## cordic_dds
module cordic_dds # (
   parameter DW = 16,                
   parameter PIPE_DEPTH = 14,        
   parameter limP = 16'h4dba         
)
( 
   sin_o, cos_o, err_o,
   clk, phase_i
);
For scale: about 4900 cells after synthesis, about 720 flip-flops, roughly 68 I/O pins, about 0.044 mm2 of cells after synthesis.
make LEC_CHECK=0 ABC_AREA=0 CAP_MARGIN=20 CELL_PAD_IN_SITES_GLOBAL_PLACEMENT=3 CORE_MARGIN=8 CORE_UTILIZATION=39 CTS_CLUSTER_DIAMETER=217 GPL_TIMING_DRIVEN=0 MAX_ROUTING_LAYER=met4 SETUP_SLACK_MARGIN=0.58 SLEW_MARGIN=20 TNS_END_PERCENT=75 finish   # period 5.0 ns
run.sh (not shown) runs the stock make flow with config.mk's settings and CLKGATE_MAP_FILE=.
The first run completed without violations.
==> next run, changes <==
ABC_AREA = 1   (was 0)
CAP_MARGIN = 10   (was 20)
CELL_PAD_IN_SITES_GLOBAL_PLACEMENT = unset   (was 3)
CORE_MARGIN = 2   (was 8)
CORE_UTILIZATION = 71   (was 39)
CTS_CLUSTER_DIAMETER = 256   (was 217)
GPL_TIMING_DRIVEN = unset   (was 0)
MAX_ROUTING_LAYER = unset   (was met4)
SETUP_SLACK_MARGIN = unset   (was 0.58)
TNS_END_PERCENT = unset   (was 75)
clock period = 2.69 ns   (was 5.0 ns; I/O delays follow)
Die size fell by 40%.
Utilization rose by 34 points.
Routed wire length rose by 22%.
Cell count rose by 31%.
Sequential share of layout area fell by 3.6 points.
Hold slack stays flat.
Global-route usage rose by 17 points.
==> next run, changes <==
ABC_AREA = unset   (was 1)
CAP_MARGIN = 20   (was 10)
CORE_UTILIZATION = 40   (was 71)
CTS_CLUSTER_DIAMETER = unset   (was 256)
clock period = 2.67 ns   (was 2.69 ns; I/O delays follow)
Now the flow ran to the end with violations: setup timing.
Count of clock-buffer cells in the layout is higher by 8.
Worst setup slack is worse by 0.65 ns.
Design area is higher by 10%.
Non-clock buffer count is higher by 996.
Fmax is lower by about 20%.

The RTL this note starts from:
==> flow/design.v <==
module cordic_dds # (
   parameter DW = 16,                
   parameter PIPE_DEPTH = 14,        
   parameter limP = 16'h4dba         
)
( 
   sin_o, cos_o, err_o,
   clk, phase_i
);
   input             clk;
   input [DW-1:0]    phase_i;        
   output [DW:0]     sin_o, cos_o;   
   output [DW:0]     err_o;          
   reg [DW:0] cos_r, sin_o_r;
   reg [DW:0] x[PIPE_DEPTH:0];
   reg [DW:0] y[PIPE_DEPTH:0];
   reg [DW:0] z[PIPE_DEPTH:0];
   reg [1:0] quadrant [PIPE_DEPTH:0];
   wire [DW:0] atan_rom[PIPE_DEPTH:0];
   assign atan_rom[0] = 8189;
   assign atan_rom[1] = 4834;
   assign atan_rom[2] = 2554;
   assign atan_rom[3] = 1296;
   assign atan_rom[4] = 650;
   assign atan_rom[5] = 325;
   assign atan_rom[6] = 162;
   assign atan_rom[7] = 81;
   assign atan_rom[8] = 40;
   assign atan_rom[9] = 20;
   assign atan_rom[10] = 10;
   assign atan_rom[11] = 5;
   assign atan_rom[12] = 2;
   assign atan_rom[13] = 1;
   assign atan_rom[14] = 0;
   always @ (posedge clk) begin  
      x[0] <= {1'b0, limP};
      y[0] <= 0;
      z[0] <= {3'b0, phase_i[DW-1-2:0]};  
   end
   always @ (posedge clk) begin  
      x[1] <= x[0] - y[0];
      y[1] <= x[0] + y[0];
      z[1] <= z[0] - atan_rom[0];  
   end
   generate
      genvar k;
      for(k=1; k<PIPE_DEPTH; k=k+1) begin
         always @ (posedge clk) begin
            if (z[k][DW]) begin  
               x[k+1] <= x[k] + {{k{y[k][DW]}},y[k][DW:k]};  
               y[k+1] <= y[k] - {{k{x[k][DW]}},x[k][DW:k]};  
               z[k+1] <= z[k] + atan_rom[k];
            end else begin
               x[k+1] <= x[k] - {{k{y[k][DW]}},y[k][DW:k]};
               y[k+1] <= y[k] + {{k{x[k][DW]}},x[k][DW:k]};
               z[k+1] <= z[k] - atan_rom[k];
            end
         end
      end
   endgenerate
   always @ (posedge clk) begin
      quadrant[0] <= phase_i[DW-1:DW-2];
   end
   generate
      genvar j;
      for(j=0; j<PIPE_DEPTH; j=j+1) begin
         always @ (posedge clk) begin
            quadrant[j+1] <= quadrant[j];
         end
      end
   endgenerate
   always @ (posedge clk)
      case(quadrant[PIPE_DEPTH])
         2'b00: begin
            cos_r <= x[PIPE_DEPTH];  
            sin_o_r <= y[PIPE_DEPTH];  
         end
         2'b01: begin
            cos_r <= ~(y[PIPE_DEPTH]) + 1'b1;  
            sin_o_r <= x[PIPE_DEPTH];  
         end
         2'b10: begin
            cos_r <= ~(x[PIPE_DEPTH]) + 1'b1;  
            sin_o_r <= ~(y[PIPE_DEPTH]) + 1'b1;  
         end
         2'b11: begin
            cos_r <= y[PIPE_DEPTH];  
            sin_o_r <= ~(x[PIPE_DEPTH]) + 1'b1;  
         end
      endcase
   assign cos_o = cos_r;
   assign sin_o = sin_o_r;
   assign err_o = z[PIPE_DEPTH];
endmodule
clock: 4.98 ns
lec_check: 0
cap_margin: 20
cell_pad_in_sites_detail_placement: 0
cell_pad_in_sites_global_placement: 3
core_aspect_ratio: 1.25
core_margin: 9
core_utilization: 40
cts_cluster_size: 55
gpl_timing_driven: 1
min_routing_layer: met2
slew_margin: 20
tns_end_percent: 5
Change:
ABC_AREA = 1   (was not set)
CELL_PAD_IN_SITES_DETAIL_PLACEMENT = not set   (was 0)
CELL_PAD_IN_SITES_GLOBAL_PLACEMENT = not set   (was 3)
CORE_ASPECT_RATIO = not set   (was 1.25)
CORE_MARGIN = 2   (was 9)
CORE_UTILIZATION = 72   (was 40)
CTS_CLUSTER_DIAMETER = 209   (was not set)
CTS_CLUSTER_SIZE = 34   (was 55)
GPL_TIMING_DRIVEN = not set   (was 1)
MIN_ROUTING_LAYER = not set   (was met2)
TNS_END_PERCENT = not set   (was 5)
clock period = 2.31 ns   (was 4.98 ns; I/O delays follow)
Result: With this change the flow did not get past 5_1_grt. Area after synthesis went up by 17%. Die area fell by 40%. Synthesized cell count rose by 54%.
Change:
ABC_AREA = not set   (was 1)
CTS_CLUSTER_DIAMETER = not set   (was 209)
clock period = 3.09 ns   (was 2.31 ns; I/O delays follow)
Result:
- The changed run finished but failed the layout checks on negative setup slack
- synthesized cell count decreases by 35%
- die area drops by 15%
- synthesized area went down by 15%
Change:
CORE_UTILIZATION = 62   (was 72)
CTS_CLUSTER_SIZE = not set   (was 34)
clock period = 4.0 ns   (was 3.09 ns; I/O delays follow)
Outcome: The changed run finished clean. Sequential share of layout area goes up by 2.0 points. Wire length shrinks by 13%. Clock skew barely changes. Worst setup slack gains 0.53 ns. Area after synthesis does not change. Design area shrinks by 6.9%.

Starts from the design.v that is shown in full above.
Settings: LEC_CHECK=0, ABC_AREA=1, CAP_MARGIN=20, CORE_MARGIN=2, CORE_UTILIZATION=72, CTS_CLUSTER_DIAMETER=232, CTS_CLUSTER_SIZE=14, GPL_ROUTABILITY_DRIVEN=1, GPL_TIMING_DRIVEN=1, SETUP_SLACK_MARGIN=-0.12, SLEW_MARGIN=20, TNS_END_PERCENT=65; clock period 2.22 ns.
The starting point ended with an error in global routing (5_1_grt).
Rerun with:
ABC_AREA = not set   (was 1)
CORE_UTILIZATION = 40   (was 72)
CTS_CLUSTER_DIAMETER = not set   (was 232)
CTS_CLUSTER_SIZE = not set   (was 14)
GPL_ROUTABILITY_DRIVEN = not set   (was 1)
GPL_TIMING_DRIVEN = not set   (was 1)
SETUP_SLACK_MARGIN = not set   (was -0.12)
TNS_END_PERCENT = not set   (was 65)
clock period = 4.0 ns   (was 2.22 ns; I/O delays follow)
What happened: This time the run finished clean. Die size increases by 53%. Synthesized cell count decreases by about 35%. Synthesized area decreases by 15%.

RTL: the design.v shown in full above, as it stands there.
clock: 5.0 ns
lec_check: 0
cap_margin: 20
core_margin: 5
core_utilization: 40
max_routing_layer: met4
min_routing_layer: met2
slew_margin: 20
The starting point went through all stages and came out clean.
Next try:
--- a/flow/config.mk
+++ b/flow/config.mk
@@ -8,6 +8,7 @@
 export CAP_MARGIN = 20
-export CORE_MARGIN = 5
-export CORE_UTILIZATION = 40
+export CORE_MARGIN = 2
+export CORE_UTILIZATION = 65
+export CTS_CLUSTER_DIAMETER = 31
 export MAX_ROUTING_LAYER = met4
-export MIN_ROUTING_LAYER = met2
+export SETUP_SLACK_MARGIN = 0.77
 export SLEW_MARGIN = 20
==> flow/constraint.sdc (replaced) <==
create_clock -name core_clock -period 2.94 [get_ports {clk}]
set_input_delay 0.5880 -clock core_clock [delete_from_list [all_inputs] [get_ports {clk}]]
set_output_delay 0.5880 -clock core_clock [all_outputs]
set_load 0.01 [all_outputs]
Result:
- This time the run finished with setup timing left
- design area went up by 22%
- via count went down by 16%
- sequential share of layout area went down by 5.0 points
- synthesized area is unchanged
- die size went down by 40%
- first-iteration DRC count went down by 56%
- wire length went up by 31%
- flip-flop count is unchanged
- worst hold slack is worse by 0.0069 ns
- global-route usage went up by 5.8 points
Next try:
==> flow/config.mk (replaced) <==
export PLATFORM = sky130hd
export DESIGN_NAME = cordic_dds
export DESIGN_NICKNAME = cordic_dds
export VERILOG_FILES = /design/flow/design.v
export SDC_FILE = /design/flow/constraint.sdc
export NUM_CORES = 4
export LEC_CHECK = 0
export ABC_AREA = 1
export CAP_MARGIN = 10
export CORE_MARGIN = 2
export CORE_UTILIZATION = 71
export CTS_CLUSTER_DIAMETER = 256
export CTS_CLUSTER_SIZE = 22
export SETUP_SLACK_MARGIN = 0.68
export SLEW_MARGIN = 20
==> flow/constraint.sdc (replaced) <==
create_clock -name core_clock -period 2.69 [get_ports {clk}]
set_input_delay 0.5380 -clock core_clock [delete_from_list [all_inputs] [get_ports {clk}]]
set_output_delay 0.5380 -clock core_clock [all_outputs]
set_load 0.01 [all_outputs]
After rerunning: This time the run ended with an error in global routing. Area after synthesis went up by 17%. Synthesized cell count went up by 54%. Die area went up by 7.3%.
Next try:
--- a/flow/config.mk
+++ b/flow/config.mk
@@ -8,8 +8,6 @@
 export ABC_AREA = 1
-export CAP_MARGIN = 10
+export CAP_MARGIN = 20
 export CORE_MARGIN = 2
-export CORE_UTILIZATION = 71
-export CTS_CLUSTER_DIAMETER = 256
-export CTS_CLUSTER_SIZE = 22
-export SETUP_SLACK_MARGIN = 0.68
+export CORE_UTILIZATION = 72
+export CTS_CLUSTER_SIZE = 37
 export SLEW_MARGIN = 20
==> flow/constraint.sdc (replaced) <==
create_clock -name core_clock -period 2.74 [get_ports {clk}]
set_input_delay 0.5480 -clock core_clock [delete_from_list [all_inputs] [get_ports {clk}]]
set_output_delay 0.5480 -clock core_clock [all_outputs]
set_load 0.01 [all_outputs]
The new run went through all stages and came out clean.
Synthesized cell count is unchanged.
Die size came out lower by 1.4%.
Area after synthesis does not change.
